==> design/flow/design.v <==
`timescale 1ns/1ps
module rotation #(
	parameter DSIZE		= 16
)(
	input				clock,
	input				rst_n,
	input [DSIZE-1:0]	idata,
	input [DSIZE-1:0]	comp,
	output[DSIZE-1:0]	odata,
	output				cmp_rel			 
);
reg [DSIZE-1:0]	data_reg;
always@(posedge clock,negedge rst_n)
	if(~rst_n)	data_reg	<= {DSIZE{1'b0}};
	else begin
		if(comp > idata)
				data_reg	<= idata;
		else	data_reg	<= idata - comp;
	end   
reg 			cmp_reg;
always@(posedge clock)
	cmp_reg		<= !(comp > idata);
assign	odata	= data_reg;
assign	cmp_rel	= cmp_reg;
endmodule
`timescale 1ns/1ps
module shift_add #(
	parameter	DSIZE	= 16,
	parameter	SNUM	= 0
)(
	input				clock	,
	input				en		,
	input [DSIZE-1:0]	X       ,
	input [DSIZE-1:0]	Y       ,
	output[DSIZE-1:0]	Z       
);
reg [DSIZE:0]		data;
always@(posedge clock)
	if(en)	data	<= X + (Y>>SNUM);
	else	data	<= X;
assign	Z = data[DSIZE]? {DSIZE{1'b1}} : data[DSIZE-1:0];
endmodule
`timescale 1ns/1ps
module shift_sub #(
	parameter	DSIZE	= 16,
	parameter	SNUM
)(
	input				clock	,
	input				en		,
	input [DSIZE-1:0]	X		,
	input [DSIZE-1:0]	Y		,
	output[DSIZE-1:0]	Z
);
reg [DSIZE:0]	data;
always@(posedge clock)
	if(en)	data	<= X - (Y>>SNUM);
	else	data	<= X;
assign	Z	= data[DSIZE]? {DSIZE{1'b0}} : data[DSIZE-1:0];
endmodule
`timescale 1ns/1ps
module collect_cos #(
	parameter		DSIZE	= 16,
	parameter		SEL		= 16
)(
	input				clock	,
	input				en		,
	input [DSIZE-1:0]	X		,
	output[DSIZE-1:0]	Y
);
localparam		CSIZE	= DSIZE;
localparam		COS_45_000		=  0.7071 * 2**CSIZE,      
                COS_26_565      =  0.8944 * 2**CSIZE,
                COS_14_036      =  0.9701 * 2**CSIZE,
                COS_7_1250      =  0.9923 * 2**CSIZE,
                COS_3_5763      =  0.9981 * 2**CSIZE,
                COS_1_7899      =  0.9995 * 2**CSIZE,
                COS_0_8952      =  0.9999 * 2**CSIZE,
                COS_0_4476      =  1.0000 * 2**CSIZE,
                COS_0_2238      =  1.0000 * 2**CSIZE,
                COS_0_1119      =  1.0000 * 2**CSIZE,
                COS_0_0560      =  1.0000 * 2**CSIZE,
                COS_0_0280      =  1.0000 * 2**CSIZE,
                COS_0_0140      =  1.0000 * 2**CSIZE,
                COS_0_0070      =  1.0000 * 2**CSIZE,
                COS_0_0035      =  1.0000 * 2**CSIZE,
                COS_0_0017      =  1.0000 * 2**CSIZE,
	            COS_0_0009	    =  1.0000 * 2**CSIZE;
wire [CSIZE:0]	cos_cf [16:0]	;
assign	cos_cf[ 0]	= COS_45_000		;
assign	cos_cf[ 1]	= COS_26_565		;
assign	cos_cf[ 2]	= COS_14_036		;
assign	cos_cf[ 3]	= COS_7_1250		;
assign	cos_cf[ 4]	= COS_3_5763		;
assign	cos_cf[ 5]	= COS_1_7899		;
assign	cos_cf[ 6]	= COS_0_8952		;
assign	cos_cf[ 7]	= COS_0_4476		;
assign	cos_cf[ 8]	= COS_0_2238		;
assign	cos_cf[ 9]	= COS_0_1119		;
assign	cos_cf[10]	= COS_0_0560		;
assign	cos_cf[11]	= COS_0_0280		;
assign	cos_cf[12]	= COS_0_0140		;
assign	cos_cf[13]	= COS_0_0070		;
assign	cos_cf[14]	= COS_0_0035		;
assign	cos_cf[15]	= COS_0_0017		;
assign	cos_cf[16]	= COS_0_0009		;
localparam [4:0]	SM = (SEL > 16)? 16 : SEL; 
reg [DSIZE+CSIZE-1:0]		mul_data;
always@(posedge clock)
	case(SM)
	5'd0	: mul_data	<= en? X * cos_cf[ 0]	: X << CSIZE ;
	5'd1    : mul_data	<= en? X * cos_cf[ 1]   : X << CSIZE ;
    5'd2    : mul_data	<= en? X * cos_cf[ 2]   : X << CSIZE ;
    5'd3    : mul_data	<= en? X * cos_cf[ 3]   : X << CSIZE ;
    5'd4    : mul_data	<= en? X * cos_cf[ 4]   : X << CSIZE ;
    5'd5    : mul_data	<= en? X * cos_cf[ 5]   : X << CSIZE ;
    5'd6    : mul_data	<= en? X * cos_cf[ 6]   : X << CSIZE ;
    5'd7    : mul_data	<= en? X * cos_cf[ 7]   : X << CSIZE ;
    5'd8    : mul_data	<= en? X * cos_cf[ 8]   : X << CSIZE ;
    5'd9    : mul_data	<= en? X * cos_cf[ 9]   : X << CSIZE ;
    5'd10   : mul_data	<= en? X * cos_cf[10]   : X << CSIZE ;
    5'd11   : mul_data	<= en? X * cos_cf[11]   : X << CSIZE ;
    5'd12   : mul_data	<= en? X * cos_cf[12]   : X << CSIZE ;
    5'd13   : mul_data	<= en? X * cos_cf[13]   : X << CSIZE ;
    5'd14   : mul_data	<= en? X * cos_cf[14]   : X << CSIZE ;
	5'd15   : mul_data	<= en? X * cos_cf[15]   : X << CSIZE ;
	5'd16   : mul_data	<= en? X * cos_cf[16]   : X << CSIZE ;  
	default : mul_data	<= X << DSIZE;
	endcase
assign	Y = mul_data[CSIZE+DSIZE-1-:DSIZE];
endmodule
`timescale 1ns/1ps
module sin_cos #(
	parameter	ASIZE	=	16,
	parameter	DSIZE	= 	16,
	parameter	RNUM	= 	16
)(
	input				clock 	,
	input [ASIZE-1:0]	angle   ,
	output[DSIZE-1:0]	cos		,
	output[DSIZE-1:0]	sin		
);
localparam	RSIZE	= (RNUM > 16)? 16 : RNUM;
localparam		Angle_45		= 45*2**     (1*ASIZE)	/90,			 
				Angle_26		= 26.5651*2**(1*ASIZE)	/90,       
				Angle_14		= 14.0362*2**(1*ASIZE)	/90,       
				Angle_7			= 7.1250*2** (1*ASIZE)	/90,        
				Angle_3			= 3.5763*2** (1*ASIZE)	/90,        
				Angle_1_7899	= 1.7899*2** (1*ASIZE)	/90,        
				Angle_0_8952	= 0.8952*2** (1*ASIZE)	/90,        
				Angle_0_4476	= 0.4476*2** (1*ASIZE)	/90,        
				Angle_0_2238	= 0.2238*2** (1*ASIZE)	/90,        
				Angle_0_1119	= 0.1119*2** (1*ASIZE)	/90,
				Angle_0_0560	= 0.0560*2** (1*ASIZE)	/90,
				Angle_0_0280	= 0.0280*2** (1*ASIZE)	/90,    	
                Angle_0_0140    = 0.0140*2** (1*ASIZE)	/90,
                Angle_0_0070    = 0.0070*2** (1*ASIZE)	/90,
                Angle_0_0035    = 0.0035*2** (1*ASIZE)	/90,
                Angle_0_0017    = 0.0017*2** (1*ASIZE)	/90,
                Angle_0_0009    = 0.0009*2** (1*ASIZE)	/90;
wire [ASIZE-1:0]	ANGLE [16:0];
assign	ANGLE [ 0]	= Angle_45				;    
assign	ANGLE [ 1]	= Angle_26	            ;
assign	ANGLE [ 2]	= Angle_14	            ;
assign	ANGLE [ 3]	= Angle_7		        ;
assign	ANGLE [ 4]	= Angle_3		        ;
assign	ANGLE [ 5]	= Angle_1_7899          ;
assign	ANGLE [ 6]	= Angle_0_8952          ;
assign	ANGLE [ 7]	= Angle_0_4476          ;
assign	ANGLE [ 8]	= Angle_0_2238          ;
assign	ANGLE [ 9]	= Angle_0_1119          ;
assign	ANGLE [10]	= Angle_0_0560          ;
assign	ANGLE [11]	= Angle_0_0280          ;
assign	ANGLE [12]	= Angle_0_0140          ;
assign	ANGLE [13]	= Angle_0_0070          ;
assign	ANGLE [14]	= Angle_0_0035          ;
assign	ANGLE [15]	= Angle_0_0017          ;
assign	ANGLE [16]	= Angle_0_0009          ;
wire[ASIZE-1:0]		angle_value	[RSIZE-1:0];
wire[ASIZE-1:0]		angle_rotate_result [RSIZE-1:0];	 
reg [RSIZE-1:0]		rotation_occure;
wire[RSIZE-1:0]		shift_en;			
assign	angle_value[0] = angle;
genvar II;
generate
for(II=0;II<RSIZE;II=II+1)begin:LOOP_BLOCK
rotation #(
	.DSIZE			(ASIZE)
)rotation_inst(
	.clock			(clock						),
	.rst_n          (1'b1						),
	.idata          (angle_value[II]			),
	.comp           (ANGLE[II]					),
	.odata          (angle_rotate_result[II]	),
	.cmp_rel		(shift_en[II]				)
);
if(II != (RSIZE-1))begin
assign	angle_value[II+1]	= angle_rotate_result[II];
end
end
endgenerate
wire[DSIZE:0]	xcoords_value 	[RSIZE-1:0];
wire[DSIZE:0]	ycoords_value	[RSIZE-1:0];
wire[DSIZE:0]	x_shift_result [RSIZE-1:0];
wire[DSIZE:0]	y_shift_result [RSIZE-1:0];
assign	xcoords_value[0]	= 1'b1<<DSIZE;
assign	ycoords_value[0]	= {DSIZE{1'b0}};
generate
for (II = 0;II<RSIZE;II=II+1)begin:SHIFT_BLOCK
shift_sub #(
	.DSIZE		(DSIZE+1		),
	.SNUM 		(II				)
)shift_sub_inst(
	.clock		(clock					),
	.en			(shift_en[II]           ),
	.X			(xcoords_value[II]          ),
	.Y			(ycoords_value[II]          ),
	.Z      	(x_shift_result[II]   )
);
shift_add #(
	.DSIZE		(DSIZE+1		),
	.SNUM 		(II				)
)shift_add_inst(
	.clock		(clock					),
	.en			(shift_en[II]           ),
	.X			(ycoords_value[II]          ),
	.Y			(xcoords_value[II]          ),
	.Z      	(y_shift_result[II]   )
);
if(II != (RSIZE-1))begin
assign	ycoords_value[II+1] = y_shift_result[II];
assign	xcoords_value[II+1]	= x_shift_result[II];
end
end
endgenerate
wire[DSIZE-1:0]		cos_coeff [RSIZE-1:0];
wire[DSIZE-1:0]		cos_coeff_result [RSIZE-1:0];
assign	cos_coeff[0]	= {DSIZE{1'b1}};
generate
for(II=0;II<RSIZE;II=II+1)begin:COS_COEFF_BLOCK
collect_cos #(
	.DSIZE			(DSIZE		),
	.SEL			(II			)
)collect_cos_inst(
	.clock			(clock					),
	.en				(shift_en[II]           ),
	.X				(cos_coeff[II]          ),
	.Y      		(cos_coeff_result[II]   )
);
if(II != (RSIZE-1))begin
assign	 cos_coeff[II+1] = cos_coeff_result[II];
end
end
endgenerate
reg [DSIZE+DSIZE:0]		X_reg,Y_reg;
always@(posedge clock)begin
	X_reg	<=  cos_coeff_result[RSIZE-1][DSIZE-1:0] *  x_shift_result[RSIZE-1][DSIZE-:(DSIZE+1)]; 
	Y_reg	<=  cos_coeff_result[RSIZE-1][DSIZE-1:0] *  y_shift_result[RSIZE-1][DSIZE-:(DSIZE+1)]; 
end
assign	cos	= X_reg[DSIZE+DSIZE-1-:DSIZE];
assign	sin	= Y_reg[DSIZE+DSIZE-1-:DSIZE];
endmodule
==> design/flow/run.sh <==
#!/bin/bash
# the make line also repeats each setting of config.mk as NAME=value (left out here)
make -C /OpenROAD-flow-scripts/flow DESIGN_CONFIG=/design/flow/config.mk WORK_HOME=/design/flow/orfs CLKGATE_MAP_FILE= finish
==> design/flow/config.mk <==
export PLATFORM = sky130hd
export DESIGN_NAME = sin_cos
export DESIGN_NICKNAME = sin_cos
export VERILOG_FILES = /design/flow/design.v
export SDC_FILE = /design/flow/constraint.sdc
export NUM_CORES = 4
export LEC_CHECK = 0
export CAP_MARGIN = 20
export CORE_MARGIN = 5
export CORE_UTILIZATION = 30
export CTS_CLUSTER_DIAMETER = 362
export GPL_ROUTABILITY_DRIVEN = 0
export MAX_ROUTING_LAYER = met4
export PLACE_DENSITY_LB_ADDON = 0.06
export SETUP_SLACK_MARGIN = -0.31
export SLEW_MARGIN = 5
export TNS_END_PERCENT = 15
==> design/flow/constraint.sdc <==
create_clock -name core_clock -period 5.33 [get_ports {clock}]
set_input_delay 1.0660 -clock core_clock [delete_from_list [all_inputs] [get_ports {clock}]]
set_output_delay 1.0660 -clock core_clock [all_outputs]
set_load 0.01 [all_outputs]
==> summary.txt, run 1 <==
Quick summary of the implementation run below.

The async set or reset register ratio after synthesis is 0%. A synthesized cell averages 9.46 sq um. The final-layout fill cell count is 27000. Of the total synthesized cell area, the portion taken by full adders, half adders and majority gates is 37.7%.

The data arrival time reported for the critical path is 6.70 ns. The complex-gate fraction of the synthesized area came out at 8.84%. The setup violation total in the final timing report is 84. The largest individual stage delay along the critical path comes from the cell sky130_fd_sc_hd__fa_2. The capture point of the critical path was reported as Y_reg[29]$_DFF_P_. The violation count after the first detailed-route iteration came out at 2086.

The portion of synthesized cell area occupied by the leading cell type came out at 24.5%. According to the I/O placement log, the pin count is 49. Summing the sequential cell areas from Yosys gives 24.5% of the chip area.

The report puts the cell count of the worst reg-to-reg path at 22. In the final report, the number of hold violations comes to 0. The cell-mix breakdown from Yosys lists the simple-gate area share as 14.0%.

The final report gives the standard cell area, fillers excluded, as 95000 sq um. Looking at hold timing, the worst path starts from COS_COEFF_BLOCK[11].collect_cos_inst.mul_data[21]$_DFF_P_. By instance count, the leading cell after synthesis is sky130_fd_sc_hd__inv_1.

The post-synthesis cell type with the largest combined area is sky130_fd_sc_hd__dfxtp_1. The yosys stat cell total is 8368. The maximum fanout encountered on the critical timing path is 5.

The reported max-cap violation count came out at 0. The DRC violation total left in the routed layout is recorded as 0. The via density per instance came out at 4.44. The required time at the worst-slack endpoint is 5.97 ns. For met3 alone, demand over resource in global routing was 1.46%. For the worst reg-to-reg path, the endpoint reported by OpenROAD is Y_reg[29]$_DFF_P_. The final period demand of the worst path is 6.06 ns. The buffer levels on the longest clock path came out at 3. The flip-flop and latch count after synthesis is 970. The total number of vias is 56400.

At the pin with the least slew margin, the transition time is 0.886 ns. The standard cell core area is 263000 sq um. The number of cells on the worst hold path came out at 0. The total global-route track usage came out at 15.7%. The clock H-tree reported by CTS has 3 levels.

The maximum number of pins on one net before global-route repair came out at 43. The depth of the critical timing path with buffers and inverters included is 22. After synthesis, the chip area reported by Yosys is 79100 sq um.

Looking at the hold checks, the worst path lands on COS_COEFF_BLOCK[12].collect_cos_inst.mul_data[21]$_DFF_P_. The first global-routing pass estimated 336000 um of wire. In this run, distinct cell masters in the synthesized netlist total 99. The worst clock skew came out at 0.103 ns. The die outline area is 274000 sq um. The worst reg2reg path startpoint is SHIFT_BLOCK[15].shift_add_inst.data[17]$_SDFF_PN0_. The total placed instance area is 89100 sq um. The core utilization before placement came out at 30.1%. The area of the mapped netlist is 79100 sq um.

The quantity of I/O buffers inserted on ports came out at 48. By count the netlist is led by sky130_fd_sc_hd__inv_1 (1393), sky130_fd_sc_hd__dfxtp_1 (970), sky130_fd_sc_hd__fa_1 (919). The cell type group with the largest total delay on the critical path is adder cells.

The worst hold slack is 0.280 ns. The number of enable-type register cells in the synthesized netlist is 0. The critical path in the final layout is reported with a setup slack of -0.726 ns.

The xor and xnor area share after synthesis is 5.49%. Buffers inserted during clock tree synthesis total 117. Ranked by total cell area, the synthesized netlist is headed by sky130_fd_sc_hd__dfxtp_1 (25%), sky130_fd_sc_hd__fa_1 (23%), sky130_fd_sc_hd__ha_1 (14%). By startpoint and endpoint, the worst setup path is classified as flip-flop to flip-flop. The clock-pin slew of the registers on the worst-case setup and hold paths is 0.06 ns.

The clock latency on the worst-skew pair came out at 0.80 ns. The stage-log warning count came out at 84. The share of the clock period used by the worst path is 114%.

The antenna violation net count after detailed routing came out at 0. For this sky-water flow run, the detailed-routed wirelength per cell is reported as 16.1 um. The stage delay of the slowest cell on the critical path is 0.57 ns. The number of instances in the synthesized netlist is 8368.

The worst setup path is captured at a flip-flop. The run finished, with violations left. The number of sinks driven by the clock tree is 970. The wire length reported by the detailed router came out at 204000 um. The number of nets in the finished design came out at 10900. The via count of the first global-routing pass is 61500.

In the synthesized netlist, the dominant kind of combinational cell is adder cells. Setup repair after global routing could not meet its margin everywhere. The area used by sequential logic in the layout came out at 19500 sq um. The total overflow left after global routing is 0.

The multiplexer share of the synthesized area came out at 1.70%. The vertical die dimension came out at 524 um. In the synthesized netlist the dominant register cell turns out to be sky130_fd_sc_hd__dfxtp_1. The first-pass iteration count of the detailed router came out at 5.

The number of hold buffers added after CTS was 0. Counting stages on the worst path, the most repeated cell is sky130_fd_sc_hd__fa_1. From synthesis to final layout, the design area changed by 20.0%. The checks that failed were setup timing. In this run the worst hold path is classified as flip-flop to flip-flop. The tree is rooted in a sky130_fd_sc_hd__clkbuf_16. STA classifies the critical path startpoint as a flip-flop.

The number of warning messages in the yosys log came out at 354. The multi-input combinational cells in the finished layout cover a total of 55000 sq um. The HPWL after detailed placement is 171000 um. The number of buffer and inverter instances along the worst setup path came out at 5.

The register-to-register setup slack is -0.73 ns. The initial antenna violation count is 2. In this run the horizontal extent of the chip is 524 um. The launching instance or port of the critical path is SHIFT_BLOCK[15].shift_add_inst.data[17]$_SDFF_PN0_. Max-slew check failures listed in the final report amount to 0. TritonCTS built the clock tree. In this run the critical path is formed by or2_4 -> buf_4 -> and2_1 -> fa_1 -> inv_2 -> fa_2 -> fa_2 -> fa_1 -> inv_1 -> fa_1 -> inv_1 -> fa_1 -> inv_2 -> ha_4 -> nand2_2 -> or4b_4 -> a211oi_4 -> or4b_4 -> a31oi_4 -> o21ai_2 -> a21oi_2 -> xnor2_1. The met2 global-route usage came out at 26.7%. Per the GRT log, the top usage layer is met2.

The upper clock frequency limit came out at 165 MHz. Measured against its own limit, the worst slew margin works out to 40.2%. The total number of placement rows came out at 188. The global-route track usage on met1 came out at 20.3%.
==> repair_timing <==
action / in CTS / in global routing
setup endpoints to repair: 87 / 94
gates resized: 235 / 129
cloned: 2 / 0
buffers inserted: 39 / 16
pin swaps: 150 / 92
==> routing by layer <==
metal / vias up / routed length (um)
li1: 28300 / -
met1: 27400 / 97000
met2: 504 / 98600
met3: 222 / 4350
met4: 0 / 4200
met5: - / 0
==> final cells by class <==
cell class                      count  area share [%]
Tap cell                         3515            4.63
Inverter                         1400            5.54
Sequential cell                   970            20.5
Timing Repair Buffer              802            7.00
Clock buffer                      155            3.46
Multi-Input combinational cell   5794            57.9
Clock inverter                     61           0.917
Antenna cell                        4          0.0105
==> through the flow <==
stage          util, %  TNS [ns]  worst slack [ns]  std cells
2_1_floorplan        -    -25.07            -0.692       8376
3_3_place_gp      33.9    -63.34             -1.39      12400
3_5_place_dp      33.9    -63.26             -1.40      12400
4_1_cts           36.0    -38.40            -0.768      12700
5_1_grt           36.2    -52.11            -0.910      12700
6_report          36.2    -29.28            -0.726      12700
==> run 2, diff against run 1 <==
Settings changed: CELL_PAD_IN_SITES_DETAIL_PLACEMENT set to 1, CELL_PAD_IN_SITES_GLOBAL_PLACEMENT set to 1, CORE_MARGIN 5 to 9, CORE_UTILIZATION 30 to 40, CTS_CLUSTER_DIAMETER 362 to 295, CTS_CLUSTER_SIZE set to 25, GPL_TIMING_DRIVEN set to 1, HOLD_SLACK_MARGIN set to 0.11, MAX_ROUTING_LAYER met4 to unset, PLACE_DENSITY_LB_ADDON 0.06 to 0.25, SETUP_SLACK_MARGIN -0.31 to unset, SLEW_MARGIN 5 to 20, TNS_END_PERCENT 15 to 80.
Clock period 5.33 ns to 3.75 ns, I/O delays scaled along.
==> run 2 against run 1 <==
Still fails the layout checks on setup timing. Clock skew decreased by 0.062 ns. Count of clock-buffer cells in the layout decreased by 106. Via count increased by 4.9%. First-iteration DRC count decreased by 2.9%. Synthesized area unchanged. Worst hold slack improved by 0.018 ns. Setup slack got worse by 1.7 ns. Synthesized cell count unchanged. Die size decreased by 22%. Register-to-register slack got worse by 1.7 ns. Critical endpoint is now X_reg[28]$_DFF_P_. Largest cell class unchanged. Highest routed layer unchanged.
==> summary.txt, run 2 <==
Quick summary of the implementation run below.

Per the run report, area growth between synthesis and finish was 18.4%. The area of the mapped netlist is 79100 sq um. The complex-gate fraction of the synthesized area is 8.84%. The proportion of synthesized chip area in sequential cells came out at 24.5%.

From left edge to right edge, the die measures 463 um. The core utilization before placement came out at 40.4%. The critical path contains buffers and inverters numbering 10 combined.

The total placed instance area came out at 89400 sq um. The register-to-register setup slack came out at -2.41 ns. The stage-log warning count came out at 84. After synthesis the netlist holds a flip-flop and latch count of 970. The buffer levels on the longest clock path is 3. For the worst min-delay path, the startpoint reported by OpenROAD is COS_COEFF_BLOCK[10].collect_cos_inst.mul_data[16]$_DFF_P_.

The total congestion overflow came out at 0. The antenna violation net count after detailed routing came out at 0. Synthesis produced 8368 cells. The post-cts hold-fix buffer tally is 0.

According to the report, the first pass of detailed routing completed in 5 iterations. The depth of the critical timing path with buffers and inverters included is 27. Per the synth stats, the flop cell with the highest instance count is sky130_fd_sc_hd__dfxtp_1.

The clock-pin slew of the registers on the worst-case setup and hold paths is 0.12 ns. The final HPWL from detailed placement is 178000 um.

The total count of hold-check failures in the final report is 0. The cell type group with the largest total delay on the critical path is adder cells. Per the timing report, the most critical flop-to-flop path finishes at X_reg[28]$_DFF_P_. The quantity of I/O buffers inserted on ports came out at 48. The category of the most critical setup path is flip-flop to flip-flop.

The area share of and/or/nand/nor cells after synthesis is 14.0%. The first global-routing pass estimated 347000 um of wire. The total global-route track usage is 19.5%. The number of primary I/O pins is 49. By count the netlist is led by sky130_fd_sc_hd__inv_1 (1393), sky130_fd_sc_hd__dfxtp_1 (970), sky130_fd_sc_hd__fa_1 (919). Measured in cells, the most critical reg-to-reg path has a length of 27. The mean routed wirelength per cell came out at 18.0 um. The relative slew slack came out at 38.3%. The number of H-tree levels is 2.

Per STA, the library cell used most along the worst path is sky130_fd_sc_hd__fa_1. The total number of vias is 59100. The die is 463 um tall.

The violation count after the first detailed-route iteration is 2025. The synthesized design contains 0 enable-type register cells. The multiplexer share of the synthesized area came out at 1.70%. The async set or reset register ratio after synthesis is 0%. The transition time at the pin with the least slew margin came out at 0.924 ns.

The via count of the first global-routing pass came out at 67000. The reported max-cap violation count came out at 0. Entering global routing, the biggest net connects 43 pins. The most frequently used library cell after synthesis is sky130_fd_sc_hd__inv_1. The capture point of the critical path was reported as X_reg[28]$_DFF_P_. The die outline area came out at 214000 sq um. The post-route worst setup slack came out at -2.41 ns. The worst clock skew is 0.0402 ns. The checks that failed were setup timing. The yosys stat cell total is 8368.

Hold analysis lists the worst path endpoint as COS_COEFF_BLOCK[11].collect_cos_inst.mul_data[16]$_DFF_P_. Data on the critical path is required at its endpoint by 4.34 ns. The count of cell types in the netlist is 99. The maximum fanout encountered on the critical timing path is 5.

The final period demand of the worst path came out at 6.16 ns. By area the synthesized netlist is led by sky130_fd_sc_hd__dfxtp_1 (25%), sky130_fd_sc_hd__fa_1 (23%), sky130_fd_sc_hd__ha_1 (14%).

The capturing element type of the critical path is a flip-flop. The launching instance or port of the critical path is SHIFT_BLOCK[15].shift_sub_inst.data[17]$_SDFF_PN0_. The number of DRC violations after detailed routing came out at 0. The clock latency on the worst-skew pair came out at 0.69 ns. The via density per instance is 4.99.

The number of clock sinks came to 970. The wire length reported by the detailed router is 213000 um. The synthesis report lists the Yosys warning total as 354.

The critical path's slowest stage uses the library cell sky130_fd_sc_hd__fa_1. Yosys reports a chip area of 79100 sq um.

The stage delay of the slowest cell on the critical path is 0.52 ns. The total number of placement rows is 162. Setup repair after global routing could not meet its margin everywhere. The number of max-slew violations in the final report came out at 0. STA lists the startpoint of the worst register-to-register path as SHIFT_BLOCK[15].shift_sub_inst.data[17]$_SDFF_PN0_. The number of nets in the finished design is 11100. The flow ran to the end, but the layout failed its checks. Summed over its instances, the top area cell type makes up 24.5% of the synthesized netlist area. The upper clock frequency limit came out at 162 MHz.

The post-synthesis cell type with the largest combined area is sky130_fd_sc_hd__dfxtp_1. The final report lists the setup-violating endpoint count as 112. The core region is 196000 sq um.

In this run, CTS created clock tree buffers numbering 44. The critical path startpoint category is a flip-flop. The number of antenna diodes in the final layout is 0.

The initial antenna violation count is 1. The xor and xnor area share after synthesis came out at 5.49%. The most critical min-delay path falls under flip-flop to flip-flop. TritonCTS built the clock tree.

The share of the clock period used by the worst path is 164%. According to the timing report, the arrival time at the worst endpoint equals 6.75 ns.

Of the combinational cells, the family taking the most area is adder cells. The final cell area excluding filler cells came out at 93700 sq um. The synthesized-area fraction occupied by adder cells came out at 37.7%.

The root buffer cell chosen for the clock tree is sky130_fd_sc_hd__clkbuf_16. The number of cells on the worst hold path is listed as 0. Per the post-synthesis stats, the area per cell is 9.46 sq um.
-- run 2: layout make-up --
class / count / area (sq um)
Multi-Input combinational cell: 5795 / 56000
Timing Repair Buffer: 1021 / 8340
Clock inverter: 3 / 48.8
Tap cell: 2624 / 3280
Fill cell: 22300 / 102000
Inverter: 1400 / 5290
Clock buffer: 49 / 1140
Sequential cell: 970 / 19500
-- run 2: what timing repair did --
| item | in CTS | in global routing |
|---|---|---|
| buffers inserted | 86 | 53 |
| gates cloned | 2 | 1 |
| setup endpoints to repair | 112 | 112 |
| gates resized | 282 | 199 |
| pin swaps | 158 | 195 |
-- run 2: metal layers --
metal	global-route usage, %	share of wire, %	up-vias
li1	-	-	28500
met1	23.0	42	29800
met2	38.0	54	554
met3	1.40	1.8	272
met4	4.74	2.7	0
met5	0	0	-
-- run 2: stage by stage --
stage	TNS [ns]	hold slack (ns)	instances	setup WS, ns	utilization (%)
2_1_floorplan	-166.35	0.310	8376	-2.26	-
3_3_place_gp	-198.74	0.310	11700	-2.46	45.7
3_5_place_dp	-208.44	0.313	11700	-2.52	45.7
4_1_cts	-200.35	0.320	11800	-2.35	47.2
5_1_grt	-223.27	0.322	11900	-2.56	47.8
6_report	-203.80	0.299	11900	-2.41	47.8
==> run 3, diff against run 2 <==
Settings changed: ABC_AREA set to 1, CAP_MARGIN 20 to 10, CELL_PAD_IN_SITES_DETAIL_PLACEMENT 1 to unset, CELL_PAD_IN_SITES_GLOBAL_PLACEMENT 1 to unset, CORE_ASPECT_RATIO set to 0.74, CORE_MARGIN 9 to 2, CTS_CLUSTER_DIAMETER 295 to 27, CTS_CLUSTER_SIZE 25 to 19, GPL_ROUTABILITY_DRIVEN 0 to 1, GPL_TIMING_DRIVEN 1 to unset, HOLD_SLACK_MARGIN 0.11 to -0.01, PLACE_DENSITY_LB_ADDON 0.25 to unset, SETUP_SLACK_MARGIN set to 0.85, SLEW_MARGIN 20 to 40, TNS_END_PERCENT 80 to 70.
Clock period 3.75 ns to 6.5 ns, I/O delays scaled along.
==> run 3 against run 2 <==
The run now finishes clean. Final cell count is 23% higher. Count of clock-buffer cells in the layout grew 205. Highest routed layer unchanged. Design area grew 7.4%. Die size is 2.9% higher. Global-route usage rose by 1.7 points. Flip-flop count is the same. Routed wire length up 9.2%. First-iteration DRC count up 150%. Non-clock buffer count fell by 759.
==> summary.txt, run 3 <==
Quick summary of the implementation run below.

STA classifies the critical path endpoint as a flip-flop. The upper clock frequency limit came out at 178 MHz.

The floorplan report gives the top-level pin count as 49. The combinational family with the most area after synthesis is adder cells. In this run the clock root is driven by a sky130_fd_sc_hd__clkbuf_16. After synthesis, the share of flip-flops with an asynchronous set or reset is 0%. The synthesis report lists the most area-consuming cells as sky130_fd_sc_hd__dfxtp_1 (22%), sky130_fd_sc_hd__fa_1 (21%), sky130_fd_sc_hd__ha_1 (13%). Summed over its instances, the top area cell type makes up 22.4% of the synthesized netlist area. The complex-gate fraction of the synthesized area came out at 5.40%. The final layout contains 13400 nets. The multiplexer share of the synthesized area is 0.0260%.

The number of warning messages in the yosys log came out at 354. The die outline area came out at 220000 sq um. The number of DRC violations after detailed routing is 0.

The via density per instance came out at 4.85. The wire length reported by the detailed router came out at 233000 um. The clock-pin slew of the registers on the worst-case setup and hold paths is 0.05 ns. The depth of the critical timing path with buffers and inverters included is 22. The stage-log warning count came out at 83.

The final period demand of the worst path came out at 5.62 ns. The final-layout fill cell count is 21100.

The worst reg2reg path startpoint is SHIFT_BLOCK[15].shift_add_inst.data[17]$_SDFF_PN0_. STA shows the worst min-delay path finishing at COS_COEFF_BLOCK[10].collect_cos_inst.mul_data[28]$_DFF_P_. The synthesized instance count is 11200.

The stage delay of the slowest cell on the critical path is 0.58 ns. Across all layers, the routed design uses 70700 vias. The CTS log lists the clock sinks for this run as 970. The post-cts hold-fix buffer tally is 0. The count of cell types in the netlist came out at 66.

The worst clock skew came out at 0.161 ns. Looking at area per cell type in the netlist, the leader is sky130_fd_sc_hd__dfxtp_1. The number of buffer and inverter instances along the worst setup path came out at 7.

After detailed routing, the average wire length per cell comes to 16.0 um. The quantity of I/O buffers inserted on ports is 48. The cell family contributing the most delay on the critical path is adder cells. The timing report shows that the slowest cell on the worst path is sky130_fd_sc_hd__fa_1. The chip area estimate from yosys synthesis came out at 86600 sq um. The reported max-cap violation count is 0. The transition time recorded at the tightest slew-check pin is 0.827 ns. The initial antenna violation count is 1.

Per the CTS log, the maximum H-tree level is 4. The total congestion overflow came out at 0.

The setup violation total in the final timing report came out at 0. The final HPWL from detailed placement is 190000 um. The synthesized-area fraction occupied by adder cells is 34.5%.

The die is 545 um wide. The arrival time reported for the critical path endpoint is 6.28 ns. The number of cells on the worst hold path came out at 0. The commonest register cell is sky130_fd_sc_hd__dfxtp_1.

The report lists the cells along the critical path as buf_8 -> buf_6 -> or2_4 -> nand2_4 -> fa_1 -> fa_1 -> inv_1 -> fa_1 -> fa_2 -> fa_1 -> inv_1 -> fa_1 -> inv_2 -> ha_4 -> nand2_4 -> nor2_4 -> inv_4 -> nor3_4 -> nand2_1 -> nand2_2 -> buf_4 -> xor2_1. The proportion of synthesized chip area in sequential cells came out at 22.4%. Per the synthesis report, the simple-gate share of the synthesized area is 22.2%.

Counting endpoints that fail hold in the final report gives 0. The buffer levels on the longest clock path came out at 4. The critical path in this run is classified as flip-flop to flip-flop. The relative slew slack came out at 44.9%. The total global-route track usage came out at 21.2%. Looking at hold timing, the worst path starts from COS_COEFF_BLOCK[9].collect_cos_inst.mul_data[28]$_DFF_P_. The run finished with no timing, DRC or antenna violations.

STA classifies the critical path startpoint as a flip-flop. The antenna violation net count after detailed routing came out at 0. The first-pass iteration count of the detailed router is 6. Yosys instantiated no cell more often than sky130_fd_sc_hd__nand2_1. Each instance of the synthesized netlist takes up on average 7.72 sq um. The register-to-register setup slack is 0.88 ns.

The via count of the first global-routing pass came to 71200. The area growth from synthesis to layout is 16.1%. The maximum number of pins on one net before global-route repair came out at 49. The number of max-slew violations in the final report came out at 0. The flip-flop and latch count after synthesis came out at 970.

The placement summary gives the final routability congestion estimate as 0.936. Buffers inserted during clock tree synthesis total 211.

The xor and xnor area share after synthesis is 4.14%. Looking at the reg2reg group, the worst path ends at Y_reg[16]$_DFF_P_.

For reference, the critical path is launched at SHIFT_BLOCK[15].shift_add_inst.data[17]$_SDFF_PN0_. The mapped netlist covers 86600 sq um. Before placement the cells fill 40.4% of the core. The commonest cells after synthesis are sky130_fd_sc_hd__nand2_1 (2501), sky130_fd_sc_hd__inv_1 (2335), sky130_fd_sc_hd__nor2_1 (1086). The required time at the worst-slack endpoint came out at 7.16 ns. According to the timing report, the critical path is captured at Y_reg[16]$_DFF_P_. The clock latency on the worst-skew pair is 0.89 ns. The number of cells on the worst reg-to-reg path is 22.

The global-route wire length before repair came out at 376000 um. The sum of negative setup slack came out at 0 ns. The maximum fanout encountered on the critical timing path came out at 6.

The synthesized design contains 0 enable-type register cells. Per the Yosys statistics, synthesis produced 11200 cells. Setup repair after global routing could not meet its margin everywhere. The violation count after the first detailed-route iteration is 5060. The most critical min-delay path falls under flip-flop to flip-flop.

TritonCTS built the clock tree. Per STA, the library cell used most along the worst path is sky130_fd_sc_hd__fa_1. The total number of placement rows is 146. The share of the clock period used by the worst path came out at 86.5%.

Per the OpenROAD floorplan log, the height of the die is 404 um. The standard cell core area came out at 215000 sq um.
## run 3: area by class of cell
class / instances / area, sq um / area share (%)
antenna: 1 / 2.50 / 0.00249
clock buffer: 254 / 5770 / 5.73
sequential: 970 / 19500 / 19.4
inverter: 2390 / 9090 / 9.04
multi-input combinational: 7689 / 58600 / 58.3
tap: 2886 / 3610 / 3.59
timing repair inverter: 5 / 35.0 / 0.0348
clock inverter: 128 / 1620 / 1.61
timing repair buffer: 262 / 2350 / 2.34
## run 3: timing repair
action                     CTS  global route
cloned                       2             5
gates resized              101           382
pin swaps                    6            83
setup endpoints to repair   40            83
buffers inserted            39            78
## run 3: stage by stage
| stage | area, sq um | utilization [%] | hold WS [ns] | setup slack, ns | std cells |
|---|---|---|---|---|---|
| after global placement | 90600 | 42.2 | 0.310 | 0.439 | 14100 |
| after floorplan | 86600 | - | 0.310 | 0.988 | 11200 |
| after CTS | 98600 | 45.9 | 0.241 | 0.815 | 14500 |
| final | 101000 | 46.9 | 0.245 | 0.877 | 14600 |
| after global routing | 101000 | 46.9 | 0.245 | 0.655 | 14600 |
| after detailed placement | 90700 | 42.2 | 0.312 | 0.429 | 14100 |
## run 3: layer usage
layer / share of wire [%] / global-route usage [%] / vias up
met2: 42 / 32.2 / 1874
met3: 6.7 / 3.71 / 301
li1: - / - / 34900
met5: 0 / 0 / -
met4: 1.9 / 4.42 / 0
met1: 49 / 31.2 / 33600
==> run 4, diff against run 3 <==
Settings changed: CAP_MARGIN 10 to 20, CORE_ASPECT_RATIO 0.74 to unset, CORE_UTILIZATION 40 to 70, CTS_CLUSTER_DIAMETER 27 to 106, CTS_CLUSTER_SIZE 19 to unset, GPL_ROUTABILITY_DRIVEN 1 to unset, HOLD_SLACK_MARGIN -0.01 to unset, SETUP_SLACK_MARGIN 0.85 to -0.34, SLEW_MARGIN 40 to 20, TNS_END_PERCENT 70 to unset.
Clock period 6.5 ns to 5.63 ns, I/O delays scaled along.
==> run 4 against run 3 <==
The layout now fails its checks (setup timing). Synthesized area unchanged. Count of clock-buffer cells in the layout down 125. Critical endpoint is now X_reg[20]$_DFF_P_. Highest routed layer is now met5.
==> summary.txt, run 4 <==
Quick summary of the implementation run below.

The run finished, with violations left. The report lists the violated layout checks as setup timing. The final layout report lists a filler cell count of 9144.

Ranked by instance count, the synthesized netlist is headed by sky130_fd_sc_hd__nand2_1 (2501), sky130_fd_sc_hd__inv_1 (2335), sky130_fd_sc_hd__nor2_1 (1086). The report lists the cells along the critical path as inv_2 -> nand2_1 -> inv_1 -> nand2_1 -> fa_1 -> fa_1 -> fa_1 -> fa_1 -> inv_1 -> fa_1 -> fa_1 -> ha_1 -> a21oi_1 -> a21boi_0 -> nand3_1 -> a21oi_1 -> xor2_1. The total antenna diodes in the routed design came out at 0. The number of cells on the worst hold path came out at 0.

For this design, Yosys synthesis ends with a cell count of 11200. The core utilization before placement came out at 70.2%. The wire length reported by the detailed router came out at 225000 um. The maximum number of pins on one net before global-route repair came out at 48. The final layout contains 13300 nets. After its last routability iteration, the placer logged a weighted congestion of 1.01.

The worst-case reg-to-reg path depth came out at 17. The CTS buffer count came out at 100. The number of H-tree levels is 3. The upper clock frequency limit came out at 176 MHz. The worst reg2reg path startpoint is SHIFT_BLOCK[15].shift_sub_inst.data[17]$_SDFF_PN0_. Detailed placement ended at an HPWL of 185000 um. The post-route worst setup slack came out at -0.0436 ns. The stage-log warning count came out at 83. Pins over their slew limit in the final report were tallied at 0. Overall routing resource usage recorded by global route was 35.8%.

STA puts the critical path data arrival time at 6.32 ns. On the critical path the largest part of the delay comes from adder cells. The category of the most critical setup path is flip-flop to flip-flop. The xor and xnor area share after synthesis came out at 4.14%. TritonCTS built the clock tree. The endpoint of the worst-slack reg-to-reg timing path is X_reg[20]$_DFF_P_. The critical path maximum fanout is 12. The sum of negative setup slack came out at -0.0582 ns. The standard cell core area is 123000 sq um.

The number of instances in the synthesized netlist came out at 11200. The area of the mapped netlist came out at 86600 sq um. Among the non-sequential cells, adder cells take the most area. The total congestion overflow came out at 0. The via count of the first global-routing pass came out at 72900.

The synthesized area divided by synthesized cell count is 7.72 sq um. The number of primary I/O pins came out at 49. The routing usage on met3 is 5.97%. The count of cell types in the netlist is 66. The worst setup path is captured at a flip-flop. The worst clock skew is 0.0773 ns. The final route contains 72200 vias. The final period demand of the worst path is 5.67 ns. The global router reports that the layer with the highest usage is met2. The multiplexer share of the synthesized area is 0.0260%. The initial antenna violation count is 2. The quantity of I/O buffers inserted on ports came out at 48. The clock latency on the worst-skew pair came out at 0.76 ns.

The proportion of synthesized chip area in sequential cells is 22.4%. The capture point of the critical path was reported as X_reg[20]$_DFF_P_.

The chip area estimate from yosys synthesis came out at 86600 sq um. The number of warning messages in the yosys log is 354. The portion of synthesized cell area occupied by the leading cell type is 22.4%.

The share of the clock period used by the worst path is 101%. The total count of hold-check failures in the final report came out at 0. The stage delay of the slowest cell on the critical path is 0.59 ns. OpenSTA lists the critical path startpoint as SHIFT_BLOCK[15].shift_sub_inst.data[17]$_SDFF_PN0_.

The total number of placement rows is 129. The post-cts hold-fix buffer tally came out at 0. In the final routed layout, each cell accounts on average for 17.2 um. The final report lists the setup-violating endpoint count as 2. The setup slack after placement is 0.0286 ns. Among all flip-flop cells after synthesis, the most frequent one is sky130_fd_sc_hd__dfxtp_1. The buffer levels on the longest clock path is 3. The depth of the critical timing path with buffers and inverters included came out at 17. The met2 global-route usage came out at 61.2%.

The complex-gate fraction of the synthesized area came out at 5.40%. The area growth from synthesis to layout came out at 8.24%. The reported max-cap violation count came out at 0. The via density per instance is 5.50. Per the detail_route report, DRC violations left total 0. The violation count after the first detailed-route iteration is 6078. The timing report shows the most common cell along the critical path to be sky130_fd_sc_hd__fa_1. The launch point of the worst min-delay path is recorded as COS_COEFF_BLOCK[7].collect_cos_inst.mul_data[19]$_DFF_P_.

For reference, the top cells by area after synthesis are sky130_fd_sc_hd__dfxtp_1 (22%), sky130_fd_sc_hd__fa_1 (21%), sky130_fd_sc_hd__ha_1 (13%). The horizontal die dimension is 356 um. The buffer count from post-CTS setup fixing is 0. The number of enable-type register cells in the synthesized netlist is 0. The worst hold path belongs to the class flip-flop to flip-flop. The transition time at the pin with the least slew margin is 0.949 ns. STA classifies the critical path startpoint as a flip-flop. Yosys reported that registers with async set or reset make up 0%.

For the worst setup path, the data required time is 6.28 ns. After Yosys synthesis, and, or, nand and nor cells account for 22.2% of the synthesized area. The global-route wire length before repair is 364000 um. The number of sinks driven by the clock tree is 970. The cell type that accounts for the most area after synthesis is sky130_fd_sc_hd__dfxtp_1. The register-to-register setup slack is -0.04 ns. The master cell of the clock root buffer is sky130_fd_sc_hd__clkbuf_16. The number of buffer and inverter instances along the worst setup path is 3. The die outline area came out at 127000 sq um. The flip-flop and latch count after synthesis is 970. Once the clock tree was built, the resizer swapped 0 gates to a different size.

The synthesized-area fraction occupied by adder cells came out at 34.5%. The clock-pin slew of the registers on the worst-case setup and hold paths came out at 0.07 ns. The antenna violation net count after detailed routing is 0. The top cell type by instance count after synthesis is sky130_fd_sc_hd__nand2_1. In the log, the iteration count for the first detailed-route pass is 9. Per the OpenROAD floorplan log, the height of the die is 356 um.

The relative slew slack came out at 36.6%. The global-route track usage on met1 is 45.0%. Among all stages on the critical path, the largest delay is contributed by sky130_fd_sc_hd__fa_1. The capture endpoint of the worst hold path is COS_COEFF_BLOCK[8].collect_cos_inst.mul_data[19]$_DFF_P_.
-- run 4: per-stage QoR --
step | utilization, % | cell area, sq um | std cells | hold WS, ns
5_1_grt | 76.0 | 93800 | 13100 | 0.328
4_1_cts | 76.0 | 93800 | 13100 | 0.324
2_1_floorplan | - | 86600 | 11200 | 0.310
3_5_place_dp | 73.1 | 90100 | 12900 | 0.312
6_report | 76.0 | 93800 | 13100 | 0.321
3_3_place_gp | 73.1 | 90100 | 12900 | 0.310
-- run 4: layout make-up --
type                            count  area, sq um  area share (%)
Clock buffer                      129         2740            2.93
Clock inverter                     58          873           0.932
Multi-Input combinational cell   7689        57400            61.3
Tap cell                         1637         2050            2.18
Timing Repair Buffer              257         2250            2.40
Sequential cell                   970        19400            20.7
Inverter                         2390         8970            9.57
-- run 4: metal layers --
layer | wire length [um] | vias up | part of all wire (%)
met1 | 91800 | 34200 | 41
li1 | - | 34600 | -
met4 | 10500 | 2 | 4.7
met3 | 16400 | 659 | 7.3
met2 | 107000 | 2783 | 47
met5 | 31 | - | 0.014
==> run 5, diff against run 4 <==
Settings changed: ABC_AREA 1 to 0, CORE_ASPECT_RATIO set to 0.62, CORE_UTILIZATION 70 to 40, CTS_CLUSTER_DIAMETER 106 to 27, CTS_CLUSTER_SIZE set to 26, GPL_ROUTABILITY_DRIVEN set to 1, HOLD_SLACK_MARGIN set to -0.01, SETUP_SLACK_MARGIN -0.34 to 0.85, SLEW_MARGIN 20 to 40.
Clock period 5.63 ns to 6.5 ns, I/O delays scaled along.
==> run 5 against run 4 <==
Now clean on timing, DRC and antenna. Worst hold slack got worse by 0.043 ns. Routed wire length is 16% lower. Synthesized cell count shrank 25%. Design area is 0.44% lower. Utilization is 29 points lower. Non-clock buffer count up 59. Global-route usage fell by 17 points. Final cell count decreased by 13%. Via count down 22%. Critical endpoint is now X_reg[23]$_DFF_P_.
==> summary.txt, run 5 <==
Quick summary of the implementation run below.

The critical path ends at X_reg[23]$_DFF_P_. The portion of synthesized cell area occupied by the leading cell type came out at 24.5%. Of the synthesized area, sequential elements account for 24.5%. The final HPWL from detailed placement came out at 150000 um. The main area contributors are sky130_fd_sc_hd__dfxtp_1 (25%), sky130_fd_sc_hd__fa_1 (23%), sky130_fd_sc_hd__ha_1 (14%). The highest-delay cell along the critical path is sky130_fd_sc_hd__fa_2. The flow ran to the end and the layout has no timing, DRC or antenna violations. The vertical die dimension came out at 354 um. The maximum number of pins on one net before global-route repair is 59. Buffers placed on the I/O ports in this run total 48. CTS reports a maximum clock tree buffer depth of 3.

The max-slew check reports its worst relative slack as 46.7%. The number of max-slew violations in the final report is 0.

Compared with the post-synthesis result, the final layout area differs by 17.9%. Of the total synthesized cell area, the portion taken by AND-OR and OR-AND cells is 8.84%. The number of buffer and inverter instances along the worst setup path is 7.

The number of H-tree levels is 4. The global route stage reports its total congestion overflow as 0. The wire length reported by the detailed router is 190000 um. The synthesized area divided by synthesized cell count is 9.46 sq um. The cell sequence reported for the critical path is buf_6 -> nor2b_4 -> buf_12 -> and2_4 -> fa_1 -> inv_2 -> fa_2 -> fa_2 -> fa_1 -> inv_2 -> fa_2 -> fa_2 -> ha_4 -> a211o_1 -> a21oi_4 -> o211a_4 -> a21oi_4 -> buf_12 -> buf_6 -> or2_4 -> a21o_1 -> xor2_1 -> buf_4. The via count of the first global-routing pass is 58100. The initial antenna violation count is 7. The setup slack after placement came out at -0.139 ns. Post-synthesis, Yosys gives the total cell area as 79100 sq um.

In the hold timing report, the worst path depth is 0. The highest clock rate this design can be run at is 162 MHz. The total count of hold-check failures in the final report is 0. In this run the critical register-to-register path is captured at X_reg[23]$_DFF_P_.

In the global route stage, overall resource usage came out at 18.9%. The count of cell types in the netlist came out at 99. Per the detail_route report, routed wire per instance is 16.6 um. The setup violation total in the final timing report came out at 0. Setup repair after global routing could not meet its margin everywhere. The commonest register cell is sky130_fd_sc_hd__dfxtp_1. The number of enable-type register cells in the synthesized netlist came out at 0.

The transition time at the pin with the least slew margin came out at 0.798 ns. The antenna violation net count after detailed routing is 0. The standard cell core area came out at 197000 sq um.

The synthesis report lists the Yosys warning total as 354. The top cell type by instance count after synthesis is sky130_fd_sc_hd__inv_1. OpenSTA lists the critical path startpoint as SHIFT_BLOCK[15].shift_sub_inst.data[17]$_SDFF_PN0_. The commonest cells after synthesis are sky130_fd_sc_hd__inv_1 (1393), sky130_fd_sc_hd__dfxtp_1 (970), sky130_fd_sc_hd__fa_1 (919). The cell family contributing the most delay on the critical path is adder cells.

In the CTS report, the clock slew at the register clock pins of the worst setup and hold paths is listed as 0.06 ns. The master cell of the clock root buffer is sky130_fd_sc_hd__clkbuf_16. The number of sinks driven by the clock tree is 970.

Looking at hold timing, the worst path starts from COS_COEFF_BLOCK[6].collect_cos_inst.mul_data[21]$_DFF_P_. The number of nets in the finished design is 10500. The die is 569 um wide.

The cell type with the highest occurrence count on the critical path is sky130_fd_sc_hd__fa_2. The async set or reset register ratio after synthesis is 0%. The path class of the lowest-slack min-delay path is flip-flop to flip-flop. The worst hold slack came out at 0.278 ns. Once layout is complete, the cells apart from fillers number 11400. In this run the critical register-to-register path is launched from SHIFT_BLOCK[15].shift_sub_inst.data[17]$_SDFF_PN0_. For this design, Yosys synthesis ends with a cell count of 8368. The total number of placement rows is 128. The worst clock skew is 0.0624 ns. The post-route worst setup slack is 0.314 ns. The critical path endpoint has a required time of 7.21 ns. The chip occupies 202000 sq um. The TritonCTS clock tree is yes.

STA shows the worst reg2reg path with a cell count of 23. The first global-routing pass estimated 308000 um of wire. Among all stages on the critical path, the maximum delay recorded is 0.57 ns. Per the timing report, the biggest fanout along the worst path comes to 7.

The violation count after the first detailed-route iteration is 3564. The worst setup path is launched from a flip-flop. The depth of the critical timing path with buffers and inverters included is 23.

The clock latency on the worst-skew pair is 0.82 ns. The number of warnings reported in the stage logs is 84. The script parses the final routing iteration and logs DRC violations as 0. The xor and xnor area share after synthesis came out at 5.49%. The CTS buffer count is 187. The number of placed instances with taps included is 10900. The critical path is of the flip-flop to flip-flop type. The capturing element type of the critical path is a flip-flop.

The total number of vias is 56600. The number of instances in the synthesized netlist is 8368. The flip-flop and latch count after synthesis is 970. Before placement the cells fill 40.3% of the core.

The final period demand of the worst path came out at 6.19 ns. The final-layout fill cell count is 18100. The combinational family with the most area after synthesis is adder cells.

Summing every instance area after synthesis gives 79100 sq um. The synthesized-area fraction occupied by adder cells came out at 37.7%. The post-cts hold-fix buffer tally came out at 0. The first-pass iteration count of the detailed router is 6. The reported max-cap violation count is 0.

The number of primary I/O pins is 49. In the routed layout, each cell is associated on average with a via count of 4.95. According to the timing report, the arrival time at the worst endpoint equals 6.89 ns. The final critical path takes up 95.2% of the cycle. Looking at the hold checks, the worst path lands on COS_COEFF_BLOCK[7].collect_cos_inst.mul_data[21]$_DFF_P_.

The final weighted congestion recorded by global placement is 0.888. The multiplexer share of the synthesized area is 1.70%.

Summing the areas of all and, or, nand and nor instances in the mapped netlist gives 14.0% of the synthesized area. The register-to-register setup slack is 0.31 ns. The post-synthesis cell type with the largest combined area is sky130_fd_sc_hd__dfxtp_1.
-- run 5: repair_timing --
item,in CTS,in global routing
setup endpoints to repair,92,88
buffers inserted,83,77
resized,233,212
gates cloned,3,3
pin swaps,93,143
-- run 5: metal layers --
| metal | vias up | part of all wire, % | track usage [%] |
|---|---|---|---|
| met2 | 1392 | 40 | 26.4 |
| met5 | - | 0.018 | 0 |
| met3 | 232 | 6.6 | 4.10 |
| met1 | 27400 | 52 | 29.1 |
| met4 | 6 | 1.8 | 4.70 |
| li1 | 27600 | - | - |
-- run 5: metrics by stage --
step | cell area, sq um | setup TNS, ns | util [%]
final | 93300 | 0 | 47.5
after global routing | 93300 | 0 | 47.5
after CTS | 91800 | 0 | 46.7
after detailed placement | 83400 | -0.179 | 42.4
after global placement | 83400 | -0.0665 | 42.4
after floorplan | 79700 | 0 | -
-- run 5: cell type report --
class | instances | area [sq um] | area share, %
clock inverter | 135 | 1910 | 2.05
tap | 2600 | 3250 | 3.49
multi-input combinational | 5797 | 55500 | 59.5
antenna | 3 | 7.51 | 0.00804
timing repair buffer | 316 | 2930 | 3.13
inverter | 1400 | 5270 | 5.65
sequential | 970 | 19500 | 20.9
clock buffer | 214 | 4930 | 5.28
==> run 6, diff against run 5 <==
Settings changed: ABC_AREA 0 to 1, CAP_MARGIN 20 to 0, CORE_ASPECT_RATIO 0.62 to unset, CORE_UTILIZATION 40 to 72, CTS_CLUSTER_DIAMETER 27 to 106, CTS_CLUSTER_SIZE 26 to unset, GPL_ROUTABILITY_DRIVEN 1 to unset, HOLD_SLACK_MARGIN -0.01 to unset, SETUP_SLACK_MARGIN 0.85 to -0.34, SLEW_MARGIN 40 to 20.
Clock period 6.5 ns to 5.54 ns, I/O delays scaled along.
==> run 6 against run 5 <==
Now fails the layout checks on setup timing. Non-clock buffer count grew 36. Sequential share of layout area shrank 0.36 points. Synthesized area increased by 9.4%. Synthesized cell count increased by 34%. Count of clock-buffer cells in the layout down 79. Critical path type unchanged. Flip-flop count did not move.
==> summary.txt, run 6 <==
Quick summary of the implementation run below.

The run finished, with violations left. The checks that failed were setup timing. The share of the clock period used by the worst path is 102%. In this run, post-CTS hold repair placed 0 buffers. The yosys stat cell total is 11200. According to the finish report, the design has a final net count of 13400. The complex-gate fraction of the synthesized area is 5.40%. The quantity of I/O buffers inserted on ports is 48.

The wire length reported by the detailed router is 237000 um. The chip area estimate from yosys synthesis came out at 86600 sq um. CTS placed an instance of sky130_fd_sc_hd__clkbuf_16 at the clock tree root. Among the stages of the critical path, the cell type that occurs most often is sky130_fd_sc_hd__fa_1. The total count of hold-check failures in the final report came out at 0.

The standard cell core area is 120000 sq um. The transition time at the pin with the least slew margin came out at 0.958 ns. The clock passes through at most 3 buffers. The total number of vias came out at 73900.

The worst clock skew came out at 0.0879 ns. The total global-route track usage is 38.9%. The setup violation total in the final timing report came out at 15. The final cell area excluding filler cells came out at 94500 sq um.

The worst setup path is of the flip-flop to flip-flop kind. The area share of and/or/nand/nor cells after synthesis came out at 22.2%. The violation count after the first detailed-route iteration came out at 6762. The post-route worst setup slack is -0.108 ns. The destination of the critical timing path is X_reg[31]$_DFF_P_. The final-layout fill cell count is 8228.

In this run the most critical hold path is launched from COS_COEFF_BLOCK[13].collect_cos_inst.mul_data[21]$_DFF_P_. In this run the maximum-capacitance check reported violations numbering 0. Tracing the worst setup path back leads to its startpoint at COS_COEFF_BLOCK[15].collect_cos_inst.mul_data[27]$_DFF_P_. By area the synthesized netlist is led by sky130_fd_sc_hd__dfxtp_1 (22%), sky130_fd_sc_hd__fa_1 (21%), sky130_fd_sc_hd__ha_1 (13%). Summing every instance area after synthesis gives 86600 sq um. The via density per instance is 5.60.

The number of buffer and inverter instances along the worst setup path is 7. The area growth from synthesis to layout is 9.04%. The xor and xnor area share after synthesis is 4.14%. The worst-case reg-to-reg path depth came out at 23. The stage delay of the slowest cell on the critical path is 0.52 ns. After synthesis, the share of flip-flops with an asynchronous set or reset is 0%.

In this run the mean area of a mapped cell was 7.72 sq um. The number of warning messages in the yosys log came out at 354. For reference, the final report shows the max-slew violation count at 0. The endpoint of the worst-slack reg-to-reg timing path is X_reg[31]$_DFF_P_.

The worst hold slack is 0.321 ns. The clock latency on the worst-skew pair is 0.77 ns. STA classifies the critical path endpoint as a flip-flop. The required time at the worst-slack endpoint is 6.16 ns. The total number of placement rows came out at 127.

The number of primary I/O pins came out at 49. Per the OpenROAD timing report, the critical path contains 23 cells. The first-pass iteration count of the detailed router came out at 9. The capture endpoint of the worst hold path is COS_COEFF_BLOCK[14].collect_cos_inst.mul_data[21]$_DFF_P_. The clock-pin slew of the registers on the worst-case setup and hold paths came out at 0.07 ns. Counting flops with a built-in enable in the synthesized netlist gives 0. The worst setup path is launched from a flip-flop.

The mean routed wirelength per cell came out at 17.9 um. TritonCTS reports the number of clock sinks as 970. The TritonCTS clock tree is yes.

The initial antenna violation count was 2. Per the synth log, the flip-flop and latch total comes to 970. The multiplexer share of the synthesized area came out at 0.0260%.

The proportion of synthesized chip area in sequential cells came out at 22.4%. The combinational family with the most area after synthesis is adder cells. After synthesis, the most frequently instantiated cells are sky130_fd_sc_hd__nand2_1 (2501), sky130_fd_sc_hd__inv_1 (2335), sky130_fd_sc_hd__nor2_1 (1086). The horizontal die dimension is 351 um.

After layout, the minimum clock period comes to 5.65 ns. The core utilization before placement came out at 72.4%. Timing would allow up to 177 MHz.

The maximum fanout encountered on the critical timing path came out at 14. The number of instances in the synthesized netlist came out at 11200. The total congestion overflow came out at 0. The slew check shows that the tightest pin keeps a relative margin of 36.0%. Per the TritonCTS log, the buffer count is 100. The final HPWL from detailed placement is 191000 um.

The stage-log warning count is 83. The floorplan step set the die height to 351 um. The worst reg2reg path startpoint is COS_COEFF_BLOCK[15].collect_cos_inst.mul_data[27]$_DFF_P_. The antenna violation net count after detailed routing came out at 0. In this run the critical path is formed by buf_12 -> inv_1 -> buf_4 -> nor2_1 -> fa_1 -> inv_1 -> fa_1 -> inv_1 -> fa_1 -> fa_1 -> inv_1 -> fa_1 -> fa_1 -> inv_1 -> ha_1 -> a21oi_1 -> o21ai_0 -> a21oi_2 -> nor2_1 -> nor2_1 -> nand2_1 -> nand2_1 -> nand2_1. The cell family contributing the most delay on the critical path is adder cells. The count of cell types in the netlist came out at 66. The via count of the first global-routing pass came to 75700.

Looking at the critical path, the single cell with the biggest stage delay is sky130_fd_sc_hd__fa_1. The arrival time reported for the critical path endpoint is 6.27 ns. The global placer's final weighted congestion is 0.990. The register-to-register setup slack is -0.11 ns. The path class of the lowest-slack min-delay path is flip-flop to flip-flop. The total placed instance area came out at 90800 sq um.

The main flop type is sky130_fd_sc_hd__dfxtp_1. Entering global routing, the biggest net connects 47 pins. The number of DRC violations after detailed routing is 0. The post-synthesis cell type with the largest combined area is sky130_fd_sc_hd__dfxtp_1. The number of cells on the worst hold path is 0. Looking at the gate-level netlist, the highest instance count belongs to sky130_fd_sc_hd__nand2_1. The global-route wire length before repair is 382000 um. The die outline area came out at 123000 sq um. The synthesized-area fraction occupied by adder cells is 34.5%. Looking at the clock tree report, the H-tree level count equals 3. The portion of synthesized cell area occupied by the leading cell type came out at 22.4%.
==> run 6: timing repair <==
item / CTS / global route
endpoints found under the setup margin: 0 / 27
buffers inserted: 0 / 3
resized: 0 / 24
==> run 6: final cells by class <==
type	count	area, sq um	area share, %
Tap cell	1612	2020	2.14
Sequential cell	970	19400	20.6
Inverter	2390	8990	9.52
Clock inverter	52	731	0.774
Timing Repair Buffer	352	2990	3.16
Antenna cell	1	2.50	0.00265
Multi-Input combinational cell	7689	57500	60.9
Clock buffer	135	2820	2.99
==> run 6: layer usage <==
metal  track usage, %  up-vias  share of wire, %
met1             46.8    34800                38
met5                0        -             0.025
met3             6.84      948               7.9
met2             66.8     3411                48
li1                 -    34800                 -
met4             20.4        4               5.9
==> run 6: per-stage QoR <==
stage | instances | utilization (%) | setup slack (ns) | TNS, ns
floorplan | 11200 | - | 0.0284 | 0
global placement | 13000 | 75.9 | -0.217 | -2.22
detailed placement | 13000 | 75.9 | -0.229 | -2.39
CTS | 13200 | 78.9 | -0.226 | -2.56
global route | 13200 | 78.9 | -0.337 | -12.86
finish | 13200 | 78.9 | -0.108 | -0.527
==> run 7, diff against run 6 <==
Settings changed: ABC_AREA 1 to unset, CAP_MARGIN 0 to 35, CORE_ASPECT_RATIO set to 0.83, CTS_CLUSTER_DIAMETER 106 to 103, PLACE_DENSITY set to 0.39, SETUP_SLACK_MARGIN -0.34 to 1.29.
Clock period 5.54 ns to 4.94 ns, I/O delays scaled along.
==> run 7 against run 6 <==
Synthesized area is 8.6% lower. Via count is 16% lower. Sequential share of layout area is 0.38 points higher. Register-to-register slack lost 1.1 ns. Routed wire length fell by 11%. The layout still fails its checks (setup timing). Setup slack got worse by 1.1 ns. Clock skew down 0.016 ns. Count of clock-buffer cells in the layout shrank 23. Final cell count is 19% lower. Critical path depth is 1 higher.
==> summary.txt, run 7 <==
Quick summary of the implementation run below.

The flow ran to the end, but the layout failed its checks. The reasons given for failing layout checks are setup timing. Wires add up to 211000 um. The post-cts hold-fix buffer tally is 0. Across all checked pins, the minimum headroom to the slew limit is 37.2%. The setup check on the worst reg-to-reg path leaves a slack of -1.19 ns. The total number of placement rows is 110.

The core utilization before placement came out at 72.8%. The most critical min-delay path falls under flip-flop to flip-flop. Looking at the critical path, the highest net fanout was 8. The number of buffer and inverter instances along the worst setup path is 8. After its last routability iteration, the placer logged a weighted congestion of 0.926. The number of DRC violations after detailed routing came out at 0. The number of enable-type register cells in the synthesized netlist came out at 0.

The detailed placer reported the number of placed instances as 10300. The via count of the first global-routing pass came to 64200. The count of cell types in the netlist came out at 99.

The area of the mapped netlist is 79100 sq um. The initial antenna violation count came out at 4. The horizontal die dimension came out at 368 um. The number of instances in the synthesized netlist is 8368. Nets still carrying antenna violations after routing amount to 0. The category of the most critical setup path is flip-flop to flip-flop. The first-pass iteration count of the detailed router is 6. The start point of the worst hold path is COS_COEFF_BLOCK[6].collect_cos_inst.mul_data[18]$_DFF_P_.

After Yosys synthesis, AND-OR and OR-AND compound gates account for 8.84% of the synthesized area. Following the worst setup path forward leads to its endpoint at X_reg[28]$_DFF_P_. STA shows the worst min-delay path finishing at COS_COEFF_BLOCK[7].collect_cos_inst.mul_data[18]$_DFF_P_. In this design, the critical path's most frequently occurring cell is sky130_fd_sc_hd__fa_1. The proportion of synthesized chip area in sequential cells came out at 24.5%. For this design, the slowest cell found on the critical path is sky130_fd_sc_hd__fa_2. The pin closest to its max-slew limit shows a slew of 0.941 ns. Subtracting the final worst setup slack from the clock period gives 6.13 ns. The worst-case reg-to-reg path depth came out at 24. The setup violation total in the final timing report is 110. The total congestion overflow came out at 0.

The final-layout fill cell count is 5795. The clock latency on the worst-skew pair is 0.76 ns. The number of H-tree levels is 3. For the worst setup path, the data arrival time is 6.75 ns. The number of warning messages in the yosys log came out at 354. The post-route worst setup slack is -1.19 ns. The total global-route track usage came out at 35.8%.

In this run the critical register-to-register path is launched from SHIFT_BLOCK[15].shift_sub_inst.data[17]$_SDFF_PN0_. The first global-routing pass estimated 325000 um of wire. For reference, the top cells by count after synthesis are sky130_fd_sc_hd__inv_1 (1393), sky130_fd_sc_hd__dfxtp_1 (970), sky130_fd_sc_hd__fa_1 (919). The chip area estimate from yosys synthesis is 79100 sq um. The total count of hold-check failures in the final report came out at 0. The most used flip-flop cell after synthesis is sky130_fd_sc_hd__dfxtp_1. The portion of synthesized cell area occupied by the leading cell type is 24.5%.

According to the dpl log, the detail-placed design has an HPWL of 153000 um. The synthesized netlist devotes 37.7% of its cell area to adder and majority cells. The CTS buffer count is 95. Setup repair after global routing could not meet its margin everywhere.

The xor and xnor area share after synthesis is 5.49%. Across all stage logs, warnings added up to 86.

The multiplexer share of the synthesized area is 1.70%. The worst clock skew is 0.0716 ns. The number of nets in the finished design came out at 11000. TritonCTS built the clock tree. The cell type group with the largest total delay on the critical path is adder cells. Summing the areas of all and, or, nand and nor instances in the mapped netlist gives 14.0% of the synthesized area.
run 7: timing repair:
action | in CTS | in global routing
gates resized | 311 | 166
pin swaps | 166 | 130
setup buffers | 62 | 49
setup endpoints to repair | 113 | 159
cloned | 3 | 0
run 7: area by class of cell:
class,instances,area (sq um),share of cell area [%]
clock buffer,112,2540,2.73
clock inverter,64,841,0.902
inverter,1400,5290,5.67
multi-input combinational,5794,56200,60.3
sequential,970,19500,20.9
tap,1456,1820,1.95
timing repair buffer,844,7040,7.55
run 7: metal layers:
| metal | vias to the layer above | routed length [um] | global-route usage [%] |
|---|---|---|---|
| met5 | - | 0 | 0 |
| met1 | 30500 | 86000 | 47.3 |
| met3 | 668 | 14000 | 5.15 |
| met4 | 0 | 8950 | 11.9 |
| met2 | 2561 | 102000 | 60.7 |
| li1 | 28300 | - | - |
run 7: through the flow:
stage	hold slack [ns]	setup WS [ns]	setup TNS, ns	util (%)
floorplan	0.310	-1.07	-36.41	-
finish	0.281	-1.19	-74.01	85.8
detailed placement	0.312	-1.50	-70.90	79.9
CTS	0.299	-1.13	-60.62	84.8
global route	0.293	-1.40	-90.53	85.8
global placement	0.310	-1.31	-61.69	79.9
